// mult_32bit_no_ops
module mult_32bit_no_ops(
    input              clk,
    input              reset,
    input              start,
    input              signed_mode,  
    input       [31:0] op_a,
    input       [31:0] op_b,
    output reg         done,
    output reg  [63:0] product_out
);
For scale: ~130 I/O pins, roughly 0.011 mm² of cells after synthesis.
clock: 13.4 ns
lec_check: 0
cap_margin: 30
core_aspect_ratio: 0.74
core_margin: 9
core_utilization: 55
cts_cluster_diameter: 179
hold_slack_margin: 0.19
place_density_lb_addon: 0.21
slew_margin: 20
run.sh (not shown) runs the stock make flow with config.mk's settings and CLKGATE_MAP_FILE=.
Edit:
- CAP_MARGIN: 30 -> 20
- CORE_ASPECT_RATIO: 0.74 -> default
- CORE_MARGIN: 9 -> 2
- CORE_UTILIZATION: 55 -> 25
- CTS_CLUSTER_DIAMETER: 179 -> default
- HOLD_SLACK_MARGIN: 0.19 -> default
- PLACE_DENSITY: default -> 0.6
- PLACE_DENSITY_LB_ADDON: 0.21 -> default
- clock period: 13.4 -> 13.6 ns (I/O delays scaled with it)
- design area increases by 1.6%
- sequential power shrinks by about 2%
- setup slack gains 0.096 ns
- worst hold slack gains 0.0086 ns
- wire length grows by 8.5%
- total power drops by 4.0%
- flip-flop count stays the same
Edit:
- CORE_UTILIZATION: 25 -> 66
- MAX_ROUTING_LAYER: default -> met4
- PLACE_DENSITY: 0.6 -> default
- SETUP_SLACK_MARGIN: default -> 1.55
- clock period: 13.6 -> 11.1 ns (I/O delays scaled with it)
With this change the flow finished with negative setup slack left.
Clock power rose by 34%.
Die area is lower by 61%.
Setup slack gets worse by 1.3 ns.
Edit:
- CORE_UTILIZATION: 66 -> 62
- MAX_ROUTING_LAYER: met4 -> default
- PLACE_DENSITY: default -> 0.6
- SETUP_SLACK_MARGIN: 1.55 -> default
- clock period: 11.1 -> 9.03 ns (I/O delays scaled with it)
Effect: The changed run completed, yet does not pass: negative setup slack; count of clock-buffer cells in the layout goes up by 3; final area climbs slightly; register-to-register slack is worse by 1.9 ns.
Edit:
- CORE_UTILIZATION: 62 -> 40
- SETUP_SLACK_MARGIN: default -> 2.48
- clock period: 9.03 -> 13.6 ns (I/O delays scaled with it)
Effect: The new run ran to the end with no violations; via count fell by 5.7%; non-clock buffer count came out lower by 32; setup slack gains 4.6 ns; final area falls by 2.2%; flip-flop count does not change.
Edit:
- CORE_UTILIZATION: 40 -> 58
- PLACE_DENSITY: 0.6 -> default
- SETUP_SLACK_MARGIN: 2.48 -> 1.55
- clock period: 13.6 -> 8.1 ns (I/O delays scaled with it)
The new run produced a layout that fails on negative setup slack.
Utilization rises by 30 points.
Maximum frequency falls slightly.
Clock skew falls by 0.012 ns.
Final area rises by roughly a tenth.
Sequential power rises by well over a third.
Synthesized area stays the same.

== build 29 ==
mult_32bit_no_ops again, from the RTL that the note above started with.
export LEC_CHECK = 0
export CAP_MARGIN = 30
export CORE_ASPECT_RATIO = 0.74
export CORE_MARGIN = 2
export CORE_UTILIZATION = 40
export HOLD_SLACK_MARGIN = 0.19
export PLACE_DENSITY_LB_ADDON = 0.21
export SLEW_MARGIN = 20
create_clock -name core_clock -period 13.4 [get_ports {clk}]
Build 29 completed every stage of the flow, and the final layout passed the timing, design-rule and antenna checks.
Relative to build 29, the following input files were edited for trial 81:
# build 29
export LEC_CHECK = 0
export CAP_MARGIN = 30
export CORE_ASPECT_RATIO = 0.74
export CORE_MARGIN = 2
export CORE_UTILIZATION = 40
export HOLD_SLACK_MARGIN = 0.19
export PLACE_DENSITY_LB_ADDON = 0.21
export SLEW_MARGIN = 20
create_clock -name core_clock -period 13.4 [get_ports {clk}]
# trial 81
export LEC_CHECK = 0
export CAP_MARGIN = 20
export CORE_MARGIN = 2
export CORE_UTILIZATION = 40
export PLACE_DENSITY = 0.6
export SLEW_MARGIN = 20
create_clock -name core_clock -period 10.2 [get_ports {clk}]
==> results <==
Compared to build 29, trial 81 has time the final worst path needs with I/O delays and setup 1.24 ns lower.
Looking at trial 81 and build 29, the switching share of power is a wash.
The HPWL after detailed placement of trial 81 falls short of that of build 29 by 1.1%.
Going from build 29 to trial 81, routed wire length increased 0.45%, arrival time of data at the critical path endpoint down 1.27 ns, share of the cycle needed by the critical path after routing moved up.
For overall power of the completed layout, dividing the value from trial 81 by the value from build 29 gives 1.4.
Area of the core grows slightly when moving from build 29 to trial 81.
Combinational power share came out higher on trial 81 than on build 29.
When trial 81 is measured against build 29, its final-report setup violation count turns out 10 higher.
The flow completed for trial 81, but it is not clean: the layout still shows setup timing.

## beta
Starting RTL as in the previous note.
Settings: LEC_CHECK=0, CAP_MARGIN=20, CORE_MARGIN=2, CORE_UTILIZATION=71, CTS_CLUSTER_SIZE=37, HOLD_SLACK_MARGIN=-0.08, SETUP_SLACK_MARGIN=1.39, SLEW_MARGIN=20, TNS_END_PERCENT=5; clock period 11.5 ns.
beta finished all stages; however, its layout fails the closing checks, the failures being setup timing.
For epsilon, these inputs were changed with respect to beta:
--- a/flow/config.mk
+++ b/flow/config.mk
@@ -6,10 +6,9 @@
 export NUM_CORES = 4
 export LEC_CHECK = 0
+export ABC_AREA = 1
 export CAP_MARGIN = 20
 export CORE_MARGIN = 2
 export CORE_UTILIZATION = 71
-export CTS_CLUSTER_SIZE = 37
-export HOLD_SLACK_MARGIN = -0.08
-export SETUP_SLACK_MARGIN = 1.39
+export CTS_CLUSTER_SIZE = 35
+export PLACE_DENSITY = 0.91
 export SLEW_MARGIN = 20
-export TNS_END_PERCENT = 5
==> flow/constraint.sdc <==
create_clock -name core_clock -period 10.1 [get_ports {clk}]
set_input_delay 2.0200 -clock core_clock [delete_from_list [all_inputs] [get_ports {clk}]]
set_output_delay 2.0200 -clock core_clock [all_outputs]
set_load 0.01 [all_outputs]
==> comparison <==
Layout-stage area growth over the synthesis result ends up higher on epsilon. Part of the power in the clock network on epsilon is up relative to beta. Count of buffers not belonging to the clock network in the layout for epsilon is higher than for beta. Layout checks on epsilon: not met. Flow itself completed; violations: setup timing. Looking at met3 usage, epsilon sits 5.0 points above beta. Comparing wire length of the first global-routing pass for beta and epsilon, the smaller number came from beta. Comparing beta and epsilon, the lower sequential power is on beta. When epsilon is measured against beta, its global-route usage turns out 7.3 points higher. epsilon ended up with a higher total length of routed wires than beta did.

Starting RTL as in the previous note.
clock: 8.16 ns
lec_check: 0
abc_area: 1
cap_margin: 20
core_margin: 2
core_utilization: 72
cts_cluster_diameter: 354
cts_cluster_size: 100
place_density: 0.6
setup_slack_margin: 2.42
slew_margin: 20
tns_end_percent: 5
The baseline died in 5_1_grt, error GRT-0232.
Then changed:
==> flow/config.mk (replaced) <==
export PLATFORM = sky130hd
export DESIGN_NAME = mult_32bit_no_ops
export DESIGN_NICKNAME = mult_32bit_no_ops
export VERILOG_FILES = /design/flow/design.v
export SDC_FILE = /design/flow/constraint.sdc
export NUM_CORES = 4
export LEC_CHECK = 0
export CAP_MARGIN = 20
export CORE_MARGIN = 2
export CORE_UTILIZATION = 40
export PLACE_DENSITY = 0.6
export SLEW_MARGIN = 20
==> flow/constraint.sdc (replaced) <==
create_clock -name core_clock -period 14.0 [get_ports {clk}]
set_input_delay 2.8000 -clock core_clock [delete_from_list [all_inputs] [get_ports {clk}]]
set_output_delay 2.8000 -clock core_clock [all_outputs]
set_load 0.01 [all_outputs]
With this change the flow finished with timing, DRC and antenna clean.
Synthesized area decreases by a little under a tenth.
Die size increases by well over a third.
Synthesized cell count decreases by a quarter to a third.
Then changed:
--- a/flow/config.mk
+++ b/flow/config.mk
@@ -8,5 +8,7 @@
 export CAP_MARGIN = 20
 export CORE_MARGIN = 2
-export CORE_UTILIZATION = 40
-export PLACE_DENSITY = 0.6
+export CORE_UTILIZATION = 46
+export CTS_CLUSTER_DIAMETER = 113
+export CTS_CLUSTER_SIZE = 16
+export HOLD_SLACK_MARGIN = -0.09
 export SLEW_MARGIN = 20
What happened: The new run produced a clean layout. Flip-flop count does not change. Global-route usage came out higher by 2.8 points. Power came out lower by about 0.4%. Core utilization came out higher by 6.9 points. Critical path depth stays the same. Maximum frequency came out higher by about 0.55%.
Then changed:
--- a/flow/config.mk
+++ b/flow/config.mk
@@ -7,8 +7,12 @@
 export LEC_CHECK = 0
 export CAP_MARGIN = 20
+export CORE_ASPECT_RATIO = 1.74
 export CORE_MARGIN = 2
 export CORE_UTILIZATION = 46
-export CTS_CLUSTER_DIAMETER = 113
-export CTS_CLUSTER_SIZE = 16
+export CTS_CLUSTER_DIAMETER = 303
+export CTS_CLUSTER_SIZE = 95
+export GPL_ROUTABILITY_DRIVEN = 0
 export HOLD_SLACK_MARGIN = -0.09
+export PLACE_DENSITY = 0.42
 export SLEW_MARGIN = 20
+export TNS_END_PERCENT = 15
Worst hold slack stays flat; routed wire length goes up by 2.9%; clock power goes down by 6.8%; count of clock-buffer cells in the layout goes up by 4; power goes down by 1.4%; flip-flop count stays the same; utilization stays flat; sequential share of layout area barely changes; final area hardly moves; final cell count goes down by 0.90%.

## willow
Starting RTL as in the previous note.
export LEC_CHECK = 0
export CAP_MARGIN = 25
export CORE_ASPECT_RATIO = 0.74
export CORE_MARGIN = 10
export CORE_UTILIZATION = 55
export CTS_CLUSTER_DIAMETER = 124
export CTS_CLUSTER_SIZE = 11
export HOLD_SLACK_MARGIN = 0.19
export MAX_ROUTING_LAYER = met4
export PLACE_DENSITY_LB_ADDON = 0.21
export SLEW_MARGIN = 20
create_clock -name core_clock -period 13.4 [get_ports {clk}]
Inputs modified between willow and onyx:
# willow
export LEC_CHECK = 0
export CAP_MARGIN = 25
export CORE_ASPECT_RATIO = 0.74
export CORE_MARGIN = 10
export CORE_UTILIZATION = 55
export CTS_CLUSTER_DIAMETER = 124
export CTS_CLUSTER_SIZE = 11
export HOLD_SLACK_MARGIN = 0.19
export MAX_ROUTING_LAYER = met4
export PLACE_DENSITY_LB_ADDON = 0.21
export SLEW_MARGIN = 20
create_clock -name core_clock -period 13.4 [get_ports {clk}]
# onyx
export LEC_CHECK = 0
export CAP_MARGIN = 20
export CORE_MARGIN = 2
export CORE_UTILIZATION = 58
export SLEW_MARGIN = 20
create_clock -name core_clock -period 7.56 [get_ports {clk}]
Notes after the runs:
- The final report for onyx shows a completed flow and a layout that fails verification, specifically negative setup slack.
- Smallest setup slack after layout, onyx and willow: larger value in willow
- onyx against willow; total detailed-routing wirelength is down slightly.
- Changes observed in onyx relative to willow: number of H-tree levels was more or less identical; wire length of the first global-routing pass decreased 660 µm; endpoint required time on the critical path went down; cell area after layout increased by 0.0014 mm² relative to the old numbers.
- onyx — count of plain and timing-repair buffers 68 higher, willow as reference
- onyx: total length of routed met2 wires about 6% above willow
### onyx -> lagoon
# onyx
export LEC_CHECK = 0
export CAP_MARGIN = 20
export CORE_MARGIN = 2
export CORE_UTILIZATION = 58
export SLEW_MARGIN = 20
create_clock -name core_clock -period 7.56 [get_ports {clk}]
# lagoon
export LEC_CHECK = 0
export CAP_MARGIN = 20
export CORE_MARGIN = 2
export CORE_UTILIZATION = 52
export CTS_CLUSTER_SIZE = 99
export PLACE_DENSITY = 0.6
export SLEW_MARGIN = 20
create_clock -name core_clock -period 9.02 [get_ports {clk}]
## What came out
lagoon ran in full, but the layout does not pass; the checks complain about negative setup slack.
Detailed route wirelength on metal2 delta for lagoon relative to onyx: about 0.5% lower
Between onyx and lagoon, total negative setup slack increased.
Delta (lagoon minus onyx): final estimated routing congestion in global placement +about 0.6%; area of the placeable core +0.0019 mm²; chip width +about 5.5%; register-to-register slack +1.42 ns; overall routed net length ~0 delta.
Tally of clock buffers in the finished layout (higher): onyx
Summary: minimum setup slack in the final design, lagoon better than onyx
Relative to onyx, detailed-routed wire length on met3 has decreased by 790 µm in lagoon.
Compared with onyx, lagoon shows number of vias per cell after detailed routing that has gone down slightly.

Setup of red:
mult_32bit_no_ops again, from the RTL that the note above started with.
Settings: LEC_CHECK=0, ABC_AREA=1, CAP_MARGIN=0, CORE_ASPECT_RATIO=1.54, CORE_MARGIN=2, CORE_UTILIZATION=72, CTS_CLUSTER_DIAMETER=176, CTS_CLUSTER_SIZE=89, GPL_ROUTABILITY_DRIVEN=1, HOLD_SLACK_MARGIN=0.29, MAX_ROUTING_LAYER=met5, PLACE_DENSITY=0.42, SETUP_SLACK_MARGIN=-0.42, SLEW_MARGIN=40, TNS_END_PERCENT=5; clock period 7.57 ns.
No final results exist for red, since it was stopped by error GRT-0116 during global routing.
--- input diff red..blue ---
# red
export LEC_CHECK = 0
export ABC_AREA = 1
export CAP_MARGIN = 0
export CORE_ASPECT_RATIO = 1.54
export CORE_MARGIN = 2
export CORE_UTILIZATION = 72
export CTS_CLUSTER_DIAMETER = 176
export CTS_CLUSTER_SIZE = 89
export GPL_ROUTABILITY_DRIVEN = 1
export HOLD_SLACK_MARGIN = 0.29
export MAX_ROUTING_LAYER = met5
export PLACE_DENSITY = 0.42
export SETUP_SLACK_MARGIN = -0.42
export SLEW_MARGIN = 40
export TNS_END_PERCENT = 5
create_clock -name core_clock -period 7.57 [get_ports {clk}]
# blue
export LEC_CHECK = 0
export ABC_AREA = 1
export CAP_MARGIN = 0
export CORE_ASPECT_RATIO = 1.54
export CORE_MARGIN = 2
export CORE_UTILIZATION = 71
export CTS_CLUSTER_SIZE = 37
export GPL_ROUTABILITY_DRIVEN = 1
export MAX_ROUTING_LAYER = met5
export PLACE_DENSITY = 0.91
export SLEW_MARGIN = 20
export TNS_END_PERCENT = 5
create_clock -name core_clock -period 10.3 [get_ports {clk}]
--- outcome ---
[flow] blue | stages: complete | final checks: fail | reason: setup timing
Going from red to blue, number of cells upsized or downsized after cts decreased about 43%; routability congestion estimate decreased 0.088.
blue ends up with a detailed-placement wirelength estimate that is about 4.4% lower than in red.
Maximum buffer depth of the clock tree: red vs blue identical
Diff red -> blue: post-placement worst setup slack grew by 2.72 ns; placement-stage cell area shrank by 3.2%; summed standard-cell area reported by yosys held steady; die area grew by about 1.4%; mapped cell area held steady.
Reported for blue and red, register share after synthesis turned out identical to the last digit.
Diff red..blue | fraction of registers with async set or reset after synthesis | unchanged
Input changes introduced in green (baseline for comparison: blue):
# blue
export LEC_CHECK = 0
export ABC_AREA = 1
export CAP_MARGIN = 0
export CORE_ASPECT_RATIO = 1.54
export CORE_MARGIN = 2
export CORE_UTILIZATION = 71
export CTS_CLUSTER_SIZE = 37
export GPL_ROUTABILITY_DRIVEN = 1
export MAX_ROUTING_LAYER = met5
export PLACE_DENSITY = 0.91
export SLEW_MARGIN = 20
export TNS_END_PERCENT = 5
create_clock -name core_clock -period 10.3 [get_ports {clk}]
# green
export LEC_CHECK = 0
export CAP_MARGIN = 0
export CORE_ASPECT_RATIO = 1.54
export CORE_MARGIN = 2
export CORE_UTILIZATION = 71
export CTS_CLUSTER_SIZE = 35
export GPL_ROUTABILITY_DRIVEN = 1
export MAX_ROUTING_LAYER = met5
export SETUP_SLACK_MARGIN = 2.26
export SLEW_MARGIN = 20
export TNS_END_PERCENT = 5
create_clock -name core_clock -period 7.73 [get_ports {clk}]
==> comparison <==
The flow ended early for green: it failed with a tool error in global routing. On unique cell type count in the Yosys netlist: green sits above blue. The setup slack at placement in green was lower than what blue gave. Looking at share of synthesized area occupied by flip-flops and latches, green sits above blue. Run comparison: green main combinational cell family by area after synthesis AND-OR/OR-AND gates; blue main combinational cell family by area after synthesis simple AND/OR/NAND/NOR gates. Taking blue as 1.0, green lands at 0.930 on synthesized area. green vs blue: synthesized cell count down by more than a quarter. The final reports for green and blue show adder-cell area share of the yosys netlist higher in the former. When green is measured against blue, its placeable core area turns out 6.8% lower. Changes observed in green relative to blue: final HPWL from detailed placement rose about 2.3%, XOR/XNOR share of the synthesized area rose 0.16 points, chip footprint fell 6.8%.
What orange does differently from green at the input level:
# green
export LEC_CHECK = 0
export CAP_MARGIN = 0
export CORE_ASPECT_RATIO = 1.54
export CORE_MARGIN = 2
export CORE_UTILIZATION = 71
export CTS_CLUSTER_SIZE = 35
export GPL_ROUTABILITY_DRIVEN = 1
export MAX_ROUTING_LAYER = met5
export SETUP_SLACK_MARGIN = 2.26
export SLEW_MARGIN = 20
export TNS_END_PERCENT = 5
create_clock -name core_clock -period 7.73 [get_ports {clk}]
# orange
export LEC_CHECK = 0
export CAP_MARGIN = 0
export CORE_ASPECT_RATIO = 1.54
export CORE_MARGIN = 2
export CORE_UTILIZATION = 71
export CTS_CLUSTER_SIZE = 35
export GPL_ROUTABILITY_DRIVEN = 1
export MAX_ROUTING_LAYER = met5
export SLEW_MARGIN = 20
export TNS_END_PERCENT = 5
create_clock -name core_clock -period 11.6 [get_ports {clk}]
==> results <==
What the final checks of orange revealed, after a flow that finished every stage, was a layout that fails on setup timing.
Comparing green against orange, there is no change at all in number of nets produced by synthesis.
Looking at placed standard-cell area, orange sits 0.0012 mm² lower than green does.
Count of clock tree sinks came out exactly the same in orange and green.
Changes observed in orange relative to green: arithmetic-cell share of the synthesized area counting full adders, half adders and majority gates has remained practically unchanged, half-perimeter wire length after placement has decreased, area of the core has remained practically unchanged, weighted congestion at the end of routability-driven global placement has remained practically unchanged, synthesized area per cell has remained practically unchanged.
On die outline area, orange and green are basically level.
From green to orange the numbers moved as follows: floorplan utilization closely matched the old numbers; yosys stat chip area roughly the same.
No activity file was given, so power comes from the tool's default toggle rates.
